==> inputs of build 23 <==
// CED
module  CED(
  input  clk,
  input  rst,
  input  enable,
  output reg ird,
  input  [7:0] idata,	
  output reg [13:0] iaddr,
  output reg cwr_mag_0,
  output reg [12:0] cdata_mag_wr0,
  output reg crd_mag_0,
  input  [12:0] cdata_mag_rd0,
  output reg [13:0] caddr_mag_0,
  output reg cwr_ang_0,
  output reg [12:0] cdata_ang_wr0,
  output reg crd_ang_0,
  input  [12:0] cdata_ang_rd0,
  output reg [13:0] caddr_ang_0,
  output reg cwr1,
  output reg [12:0] cdata_wr1,
  output reg crd1,
  input  [12:0] cdata_rd1,
  output reg [13:0] caddr_1,
  output reg cwr2,
  output reg [12:0] cdata_wr2,
  output reg [13:0] caddr_2,
  output done
);
Settings: LEC_CHECK=0, CAP_MARGIN=10, CELL_PAD_IN_SITES_DETAIL_PLACEMENT=0, CELL_PAD_IN_SITES_GLOBAL_PLACEMENT=3, CORE_ASPECT_RATIO=1.51, CORE_MARGIN=9, CORE_UTILIZATION=62, GPL_ROUTABILITY_DRIVEN=1, GPL_TIMING_DRIVEN=0, MAX_ROUTING_LAYER=met4, MIN_ROUTING_LAYER=met2, PLACE_DENSITY_LB_ADDON=0.19, SETUP_SLACK_MARGIN=1.14, SLEW_MARGIN=5, TNS_END_PERCENT=10; clock period 4.62 ns.
run.sh (not shown) runs the stock make flow with config.mk's settings and CLKGATE_MAP_FILE=.
==> build 85 (differences from build 23) <==
==> flow/config.mk (replaced) <==
export PLATFORM = sky130hd
export DESIGN_NAME = CED
export DESIGN_NICKNAME = CED
export VERILOG_FILES = /design/flow/design.v
export SDC_FILE = /design/flow/constraint.sdc
export NUM_CORES = 4
export LEC_CHECK = 0
export CAP_MARGIN = 20
export CORE_MARGIN = 2
export CORE_UTILIZATION = 58
export CTS_CLUSTER_DIAMETER = 299
export PLACE_DENSITY = 0.37
export SLEW_MARGIN = 20
==> flow/constraint.sdc (replaced) <==
create_clock -name core_clock -period 4.23 [get_ports {clk}]
set_input_delay 0.8460 -clock core_clock [delete_from_list [all_inputs] [get_ports {clk}]]
set_output_delay 0.8460 -clock core_clock [all_outputs]
set_load 0.01 [all_outputs]
==> trial 29 (differences from build 23) <==
==> flow/config.mk (replaced) <==
export PLATFORM = sky130hd
export DESIGN_NAME = CED
export DESIGN_NICKNAME = CED
export VERILOG_FILES = /design/flow/design.v
export SDC_FILE = /design/flow/constraint.sdc
export NUM_CORES = 4
export LEC_CHECK = 0
export CAP_MARGIN = 20
export CORE_MARGIN = 2
export CORE_UTILIZATION = 29
export SLEW_MARGIN = 20
==> flow/constraint.sdc (replaced) <==
create_clock -name core_clock -period 4.76 [get_ports {clk}]
set_input_delay 0.9520 -clock core_clock [delete_from_list [all_inputs] [get_ports {clk}]]
set_output_delay 0.9520 -clock core_clock [all_outputs]
set_load 0.01 [all_outputs]
==> qor summary <==
item                                                                         trial 29          build 85                                             build 23
Status                                               no timing/DRC/antenna violations   failed layout checks                       aborted with a tool error
Failing step                                                                        -                 -  global placement without I/O (3_1_place_gp_skip_io)
Reasons for failing layout checks                                                   -      setup timing                                                    -
Clock buffer instance count of the final layout                                    71                68                                                    -
Reg-to-reg endpoint                                                          mag0[12]          mag0[12]                                                    -
Dpl cells                                                                        3528              3056                                                    -
Pins over their slew limit                                                          0                 0                                                    -
Critical path peak fanout                                                           6                 6                                                    -
Area of all sequential standard cells                                        9849 um2          9849 um2                                                    -
Met1 track demand over resource                                                18.19%            34.66%                                                    -
Sum of met3 wire segment lengths after detailed routing                       2513 um           2904 um                                                    -
Final setup skew                                                             21.33 ps          18.85 ps                                                    -
# Taps                                                                           1040               518                                                    -
Combinational fraction of the cell area                                        43.17%            44.69%                                                    -
Source-to-sink clock delay at the later pin of the worst-skew pair             580 ps            580 ps                                                    -
Leading power group                                                 the clock network  sequential cells                                                    -
TritonCTS clock tree                                                            built             built                                                    -
Highest ir drop seen on vdd                                                  271.3 uV          348.6 uV                                                    -
Buffers inserted during post-CTS setup optimization                                 4                 5                                                    -
Antenna cell count                                                                  1                 1                                                    -
Final TNS setup                                                                  0 ps         -27.40 ps                                                    -
Critical Path Start Type                                                     register          register                                                    -
Internal cell power                                                          5.848 mW          6.127 mW                                                    -

========
==> onyx: inputs <==
CED again, from the RTL that the note above started with.
==> flow/design.v (excerpt) <==
module  CED(
  input  clk,
  input  rst,
  input  enable,
  output reg ird,
  input  [7:0] idata,	
  output reg [13:0] iaddr,
  output reg cwr_mag_0,
  output reg [12:0] cdata_mag_wr0,
  output reg crd_mag_0,
  input  [12:0] cdata_mag_rd0,
  output reg [13:0] caddr_mag_0,
  output reg cwr_ang_0,
  output reg [12:0] cdata_ang_wr0,
  output reg crd_ang_0,
  input  [12:0] cdata_ang_rd0,
  output reg [13:0] caddr_ang_0,
  output reg cwr1,
  output reg [12:0] cdata_wr1,
  output reg crd1,
  input  [12:0] cdata_rd1,
  output reg [13:0] caddr_1,
  output reg cwr2,
  output reg [12:0] cdata_wr2,
  output reg [13:0] caddr_2,
  output done
);
  parameter INITIAL = 2'd0;
  parameter LAYER0  = 2'd1;
  parameter LAYER1  = 2'd2;
  parameter LAYER2  = 2'd3;
  parameter READ    = 2'd0;
  parameter EXECUTE = 2'd1;
  parameter WRITE   = 2'd2;
  reg  [2:0]  top_cs;
  reg  [2:0]  top_ns;
  reg  [2:0]  inner_cs;
  reg  [2:0]  inner_ns;
  reg  [13:0] p0_addr;  
  reg  [13:0] p1_addr;  
  reg  [12:0] gx_pixel;
  reg  [12:0] gy_pixel;
  reg  [5:0]  read0_cnt;
  reg  [2:0]  read1_cnt;
  reg  [3:0]  read2_cnt;
  reg  [7:0]  row_cnt;
  reg  [7:0]  column_cnt;
  reg         boundary0;
  wire        boundary;
  reg  [12:0] hys_data;
  wire        read_enable;
  wire        skip_to_write;
  wire        skip_to_write0;
  wire        skip_to_write1;
  wire        skip_to_write2;
  wire layer0_done;
  wire layer1_done;
  wire layer2_done;
  wire read0_done;
  wire read1_done;
  wire read2_done;
  wire read_done;
  assign read0_done = (read0_cnt==6'd41);
  assign read1_done = (read1_cnt==3'd6);
  assign read2_done = (read2_cnt==4'd12);
  assign layer0_done = (top_cs==LAYER0 && row_cnt==8'd126);
  assign layer1_done = (top_cs==LAYER1 && row_cnt==8'd126);
  assign layer2_done = (top_cs==LAYER2 && row_cnt==8'd126);
  assign read_enable = (crd_ang_0||crd_mag_0);
  assign boundary = (boundary0 & column_cnt!=0);
  ...
Settings: LEC_CHECK=0, CAP_MARGIN=20, CORE_MARGIN=2, CORE_UTILIZATION=72, CTS_CLUSTER_DIAMETER=381, SLEW_MARGIN=20, TNS_END_PERCENT=70; clock period 4.14 ns.
==> inputs of tundra, as changes to onyx <==
--- a/flow/config.mk
+++ b/flow/config.mk
@@ -9,5 +9,3 @@
 export CORE_MARGIN = 2
-export CORE_UTILIZATION = 72
-export CTS_CLUSTER_DIAMETER = 381
+export CORE_UTILIZATION = 40
 export SLEW_MARGIN = 20
-export TNS_END_PERCENT = 70
==> flow/constraint.sdc (replaced) <==
create_clock -name core_clock -period 5.0 [get_ports {clk}]
set_input_delay 1.0000 -clock core_clock [delete_from_list [all_inputs] [get_ports {clk}]]
set_output_delay 1.0000 -clock core_clock [all_outputs]
set_load 0.01 [all_outputs]
==> results <==
Outcome: tundra complete, no violations; onyx complete, but fails checks
Reasons for failing layout checks: tundra -; onyx setup timing
Number of nets in the layout: tundra 2718; onyx 2832
Maximum vdd ir drop: tundra 0.227 mV; onyx 0.314 mV
Capture point of the worst path: tundra cdata_wr1[11]; onyx mag0[12]
Origin of the worst min-delay path: tundra div.div_cs[7]; onyx ang[5]
Fraction of the core area occupied by cells at floorplan: tundra 0.407; onyx 0.734
Worst hold margin: tundra 0.456 ns; onyx 0.480 ns
Required time of the critical path: tundra 4.00 ns; onyx 4.56 ns
Sequential share of power: tundra 0.458; onyx 0.464
Final Total Pwr: tundra 7000 µW; onyx 8350 µW
Number of clock buffers inserted by TritonCTS: tundra 47; onyx 42
Static Leak: tundra 0.0122 µW; onyx 0.0129 µW
Area after detailed placement: tundra 25000 µm²; onyx 25200 µm²
Most frequent CP cell: tundra sky130_fd_sc_hd__o21a_1; onyx sky130_fd_sc_hd__a21oi_2
Max_slew headroom: tundra 0.258; onyx 0.273

========
==> job 3349: inputs <==
Starting RTL as in the previous note.
Settings: LEC_CHECK=0, CAP_MARGIN=10, CELL_PAD_IN_SITES_DETAIL_PLACEMENT=0, CELL_PAD_IN_SITES_GLOBAL_PLACEMENT=0, CORE_MARGIN=2, CORE_UTILIZATION=72, CTS_CLUSTER_DIAMETER=358, GPL_ROUTABILITY_DRIVEN=0, GPL_TIMING_DRIVEN=1, MAX_ROUTING_LAYER=met5, MIN_ROUTING_LAYER=met1, PLACE_DENSITY=0.65, SLEW_MARGIN=20, TNS_END_PERCENT=10; clock period 4.09 ns.
==> job 8162: changes against job 3349 <==
CAP_MARGIN = 20   (was 10)
CELL_PAD_IN_SITES_DETAIL_PLACEMENT = default   (was 0)
CELL_PAD_IN_SITES_GLOBAL_PLACEMENT = default   (was 0)
CORE_UTILIZATION = 71   (was 72)
CTS_CLUSTER_DIAMETER = 231   (was 358)
CTS_CLUSTER_SIZE = 36   (was default)
GPL_ROUTABILITY_DRIVEN = default   (was 0)
GPL_TIMING_DRIVEN = default   (was 1)
MAX_ROUTING_LAYER = default   (was met5)
MIN_ROUTING_LAYER = default   (was met1)
PLACE_DENSITY = default   (was 0.65)
SETUP_SLACK_MARGIN = 0.19   (was default)
TNS_END_PERCENT = default   (was 10)
==> flow/constraint.sdc (replaced) <==
create_clock -name core_clock -period 3.37 [get_ports {clk}]
set_input_delay 0.6740 -clock core_clock [delete_from_list [all_inputs] [get_ports {clk}]]
set_output_delay 0.6740 -clock core_clock [all_outputs]
set_load 0.01 [all_outputs]
==> qor summary <==
quantity                                                                job 8162                  job 3349
Total die size                                                      0.0331 sq mm              0.0327 sq mm
Buffers inserted during post-CTS setup optimization                           66                         4
Starting density of the core                                               0.717                     0.734
Quantity of gates resized following cts                                      216                       106
Area of the core region                                             0.0314 sq mm              0.0307 sq mm
Worst slack after detailed placement                                    -1.15 ns                 -0.780 ns
Post-place instance area                                            0.0269 sq mm              0.0253 sq mm
Result of the run                                                 did not finish  finished with violations
Last stage reached                                      global routing (5_1_grt)                         -
Violated checks                                                                -              setup timing
HPWL after DPL                                                          43100 um                  40100 um
Core Rows                                                                     65                        64
CTS buffer count                                                              14                        42
Chip width                                                                182 um                    181 um
Deepest level of the CTS H-tree                                                1                         2
Chip height                                                               182 um                    181 um
Instance count after placement with tap cells included                      3128                      2960

========
==> build 54 <==
Starting RTL as in the previous note.
==> flow/config.mk <==
export PLATFORM = sky130hd
export DESIGN_NAME = CED
export DESIGN_NICKNAME = CED
export VERILOG_FILES = /design/flow/design.v
export SDC_FILE = /design/flow/constraint.sdc
export NUM_CORES = 4
export LEC_CHECK = 0
export CAP_MARGIN = 10
export CELL_PAD_IN_SITES_DETAIL_PLACEMENT = 0
export CELL_PAD_IN_SITES_GLOBAL_PLACEMENT = 3
export CORE_ASPECT_RATIO = 1.51
export CORE_MARGIN = 9
export CORE_UTILIZATION = 62
export GPL_ROUTABILITY_DRIVEN = 1
export GPL_TIMING_DRIVEN = 0
export MAX_ROUTING_LAYER = met4
export MIN_ROUTING_LAYER = met1
export PLACE_DENSITY = 0.79
export SETUP_SLACK_MARGIN = 1.14
export SLEW_MARGIN = 5
export TNS_END_PERCENT = 10
==> flow/constraint.sdc <==
create_clock -name core_clock -period 4.62 [get_ports {clk}]
set_input_delay 0.9240 -clock core_clock [delete_from_list [all_inputs] [get_ports {clk}]]
set_output_delay 0.9240 -clock core_clock [all_outputs]
set_load 0.01 [all_outputs]
==> inputs of build 33, as changes to build 54 <==
CELL_PAD_IN_SITES_GLOBAL_PLACEMENT = 1   (was 3)
CORE_ASPECT_RATIO = unset   (was 1.51)
CORE_MARGIN = 2   (was 9)
CORE_UTILIZATION = 57   (was 62)
GPL_ROUTABILITY_DRIVEN = 0   (was 1)
GPL_TIMING_DRIVEN = 1   (was 0)
MAX_ROUTING_LAYER = met5   (was met4)
PLACE_DENSITY = unset   (was 0.79)
PLACE_DENSITY_LB_ADDON = 0.22   (was unset)
SETUP_SLACK_MARGIN = unset   (was 1.14)
SLEW_MARGIN = 20   (was 5)
==> flow/constraint.sdc (replaced) <==
create_clock -name core_clock -period 4.09 [get_ports {clk}]
set_input_delay 0.8180 -clock core_clock [delete_from_list [all_inputs] [get_ports {clk}]]
set_output_delay 0.8180 -clock core_clock [all_outputs]
set_load 0.01 [all_outputs]
==> inputs of build 1, as changes to build 54 <==
ABC_AREA = 1   (was unset)
CAP_MARGIN = 20   (was 10)
CELL_PAD_IN_SITES_DETAIL_PLACEMENT = unset   (was 0)
CELL_PAD_IN_SITES_GLOBAL_PLACEMENT = unset   (was 3)
CORE_ASPECT_RATIO = unset   (was 1.51)
CORE_MARGIN = 2   (was 9)
CORE_UTILIZATION = 72   (was 62)
GPL_ROUTABILITY_DRIVEN = unset   (was 1)
GPL_TIMING_DRIVEN = unset   (was 0)
MAX_ROUTING_LAYER = unset   (was met4)
MIN_ROUTING_LAYER = unset   (was met1)
PLACE_DENSITY = unset   (was 0.79)
PLACE_DENSITY_LB_ADDON = 0.24   (was unset)
SETUP_SLACK_MARGIN = unset   (was 1.14)
SLEW_MARGIN = 20   (was 5)
TNS_END_PERCENT = unset   (was 10)
==> flow/constraint.sdc (replaced) <==
create_clock -name core_clock -period 4.21 [get_ports {clk}]
set_input_delay 0.8420 -clock core_clock [delete_from_list [all_inputs] [get_ports {clk}]]
set_output_delay 0.8420 -clock core_clock [all_outputs]
set_load 0.01 [all_outputs]
==> inputs of build 55, as changes to build 54 <==
CELL_PAD_IN_SITES_GLOBAL_PLACEMENT = 0   (was 3)
CORE_ASPECT_RATIO = unset   (was 1.51)
CORE_MARGIN = 2   (was 9)
CORE_UTILIZATION = 71   (was 62)
CTS_CLUSTER_SIZE = 37   (was unset)
GPL_ROUTABILITY_DRIVEN = 0   (was 1)
GPL_TIMING_DRIVEN = 1   (was 0)
MAX_ROUTING_LAYER = met5   (was met4)
PLACE_DENSITY = 0.65   (was 0.79)
SETUP_SLACK_MARGIN = 0.61   (was 1.14)
SLEW_MARGIN = 20   (was 5)
==> flow/constraint.sdc (replaced) <==
create_clock -name core_clock -period 3.13 [get_ports {clk}]
set_input_delay 0.6260 -clock core_clock [delete_from_list [all_inputs] [get_ports {clk}]]
set_output_delay 0.6260 -clock core_clock [all_outputs]
set_load 0.01 [all_outputs]
==> results <==
Build 54 aborted during global placement without I/O. Build 1 finished with timing, DRC and antenna clean. Build 55 died in global routing with GRT-0232. Build 33 completed and failed the layout checks on setup timing. Routed wire length: build 1 is larger than build 33 (7.4%). In build 33 the sequential share of layout area is higher than in build 1, by 0.12 points. Critical path depth: build 1 is lower than build 33 (10). Synthesized cell count is the same in build 54 and build 33. Of build 33 and build 1, build 33 has the higher hold slack (gap 0.023 ns). Against build 1, the sequential power of build 33 is larger by about 4%. Between build 33 and build 1, the lower via count is in build 33 (gap 15%, measured against build 1). In build 33 the die area is larger than in build 1, by 19%. Against build 1, the clock skew of build 33 is lower by 0.0046 ns. Against build 1, the final area of build 33 is smaller by about 0.32%. Of build 1 and build 33, build 1 has the higher first-iteration DRC count (gap about 50%, measured against build 33).

========
==> 07-23: inputs <==
CED again, from the RTL that the note above started with.
==> flow/config.mk <==
export PLATFORM = sky130hd
export DESIGN_NAME = CED
export DESIGN_NICKNAME = CED
export VERILOG_FILES = /design/flow/design.v
export SDC_FILE = /design/flow/constraint.sdc
export NUM_CORES = 4
export LEC_CHECK = 0
export CAP_MARGIN = 10
export CELL_PAD_IN_SITES_DETAIL_PLACEMENT = 0
export CELL_PAD_IN_SITES_GLOBAL_PLACEMENT = 0
export CORE_MARGIN = 2
export CORE_UTILIZATION = 71
export GPL_ROUTABILITY_DRIVEN = 0
export GPL_TIMING_DRIVEN = 1
export MAX_ROUTING_LAYER = met5
export MIN_ROUTING_LAYER = met1
export PLACE_DENSITY = 0.65
export SLEW_MARGIN = 20
export TNS_END_PERCENT = 10
==> flow/constraint.sdc <==
create_clock -name core_clock -period 4.09 [get_ports {clk}]
set_input_delay 0.8180 -clock core_clock [delete_from_list [all_inputs] [get_ports {clk}]]
set_output_delay 0.8180 -clock core_clock [all_outputs]
set_load 0.01 [all_outputs]
==> 02-03: changes against 07-23 <==
CAP_MARGIN = 20   (was 10)
CELL_PAD_IN_SITES_DETAIL_PLACEMENT = unset   (was 0)
CELL_PAD_IN_SITES_GLOBAL_PLACEMENT = unset   (was 0)
CORE_ASPECT_RATIO = 1.74   (was unset)
CORE_UTILIZATION = 40   (was 71)
GPL_ROUTABILITY_DRIVEN = unset   (was 0)
GPL_TIMING_DRIVEN = unset   (was 1)
MAX_ROUTING_LAYER = unset   (was met5)
MIN_ROUTING_LAYER = unset   (was met1)
PLACE_DENSITY = unset   (was 0.65)
PLACE_DENSITY_LB_ADDON = 0.1   (was unset)
SLEW_MARGIN = 30   (was 20)
TNS_END_PERCENT = unset   (was 10)
==> flow/constraint.sdc (replaced) <==
create_clock -name core_clock -period 5.0 [get_ports {clk}]
set_input_delay 1.0000 -clock core_clock [delete_from_list [all_inputs] [get_ports {clk}]]
set_output_delay 1.0000 -clock core_clock [all_outputs]
set_load 0.01 [all_outputs]
==> 08-04: changes against 07-23 <==
ABC_AREA = 1   (was unset)
CAP_MARGIN = 20   (was 10)
CELL_PAD_IN_SITES_DETAIL_PLACEMENT = unset   (was 0)
CELL_PAD_IN_SITES_GLOBAL_PLACEMENT = unset   (was 0)
CORE_UTILIZATION = 72   (was 71)
CTS_CLUSTER_SIZE = 92   (was unset)
GPL_ROUTABILITY_DRIVEN = unset   (was 0)
GPL_TIMING_DRIVEN = unset   (was 1)
MAX_ROUTING_LAYER = unset   (was met5)
MIN_ROUTING_LAYER = unset   (was met1)
PLACE_DENSITY = 0.35   (was 0.65)
TNS_END_PERCENT = unset   (was 10)
==> flow/constraint.sdc (replaced) <==
create_clock -name core_clock -period 3.59 [get_ports {clk}]
set_input_delay 0.7180 -clock core_clock [delete_from_list [all_inputs] [get_ports {clk}]]
set_output_delay 0.7180 -clock core_clock [all_outputs]
set_load 0.01 [all_outputs]
==> 10-09: changes against 07-23 <==
ABC_AREA = 1   (was unset)
CORE_UTILIZATION = 72   (was 71)
CTS_CLUSTER_DIAMETER = 176   (was unset)
CTS_CLUSTER_SIZE = 91   (was unset)
PLACE_DENSITY = 0.41   (was 0.65)
SETUP_SLACK_MARGIN = 0.82   (was unset)
==> flow/constraint.sdc (replaced) <==
create_clock -name core_clock -period 2.75 [get_ports {clk}]
set_input_delay 0.5500 -clock core_clock [delete_from_list [all_inputs] [get_ports {clk}]]
set_output_delay 0.5500 -clock core_clock [all_outputs]
set_load 0.01 [all_outputs]
==> notes <==
In synthesized cell count, 10-09 and 08-04 do not differ.
Sequential share of layout area: 08-04 < 07-23 < 02-03.
The highest clock skew belongs to 07-23, the lowest to 08-04.
The lowest cell area belongs to 02-03, the highest to 08-04.
The lowest final cell count belongs to 07-23, the highest to 08-04.
10-09 aborted during 5_1_grt with DPL-0038. 08-04 ran to the end with violations: setup timing. 07-23 produced a layout that fails on setup timing. 02-03 went through all stages and came out clean.
First-iteration DRC count: 08-04 > 07-23 > 02-03.
The lowest core utilization belongs to 02-03, the highest to 08-04.
==> figures <==
| metric | 10-09 | 02-03 | 07-23 | 08-04 |
|---|---|---|---|---|
| Worst Hold Launch | - | div.div_cs[1]$_DFF_PP0_ | div.div_cs[16]$_DFF_PP0_ | caddr_2[13]$_DFFE_PP0P_ |
| Worst slew pin tran | - | 918 ps | 1050 ps | 1010 ps |
| Final worst-path cycle share | - | 0.955 | 1.07 | 1.32 |
| Synthesized instance count | 2995 | 2352 | 2352 | 2995 |
| Post-route ant nets | - | 0 | 0 | 0 |
| Switching share of power | - | 0.223 | 0.226 | 0.216 |
| Classification of the worst setup path | - | flip-flop to primary output | flip-flop to primary output | flip-flop to flip-flop |
| Uppermost metal layer occupied by signal nets | - | met4 | met4 | met4 |
| Power per standard cell area | - | 254 nW/um^2 | 297 nW/um^2 | 332 nW/um^2 |
| Run status | aborted with a tool error | no timing/DRC/antenna violations | finished with violations | finished with violations |
| Failing step | 5_1_grt | - | - | - |
| Reasons for failing layout checks | - | - | setup timing | setup timing |
| Average cell area after synthesis | 7.93 um^2 | 9.57 um^2 | 9.57 um^2 | 7.93 um^2 |
| Fraction of the core area occupied by cells at floorplan | 0.730 | 0.404 | 0.717 | 0.730 |
| Number of logged tool warnings | - | 46 | 50 | 46 |
| Fraction of the mapped netlist area in adder cells | 0.0823 | 0.0869 | 0.0869 | 0.0823 |
Power is estimated from default activity; no workload was simulated.
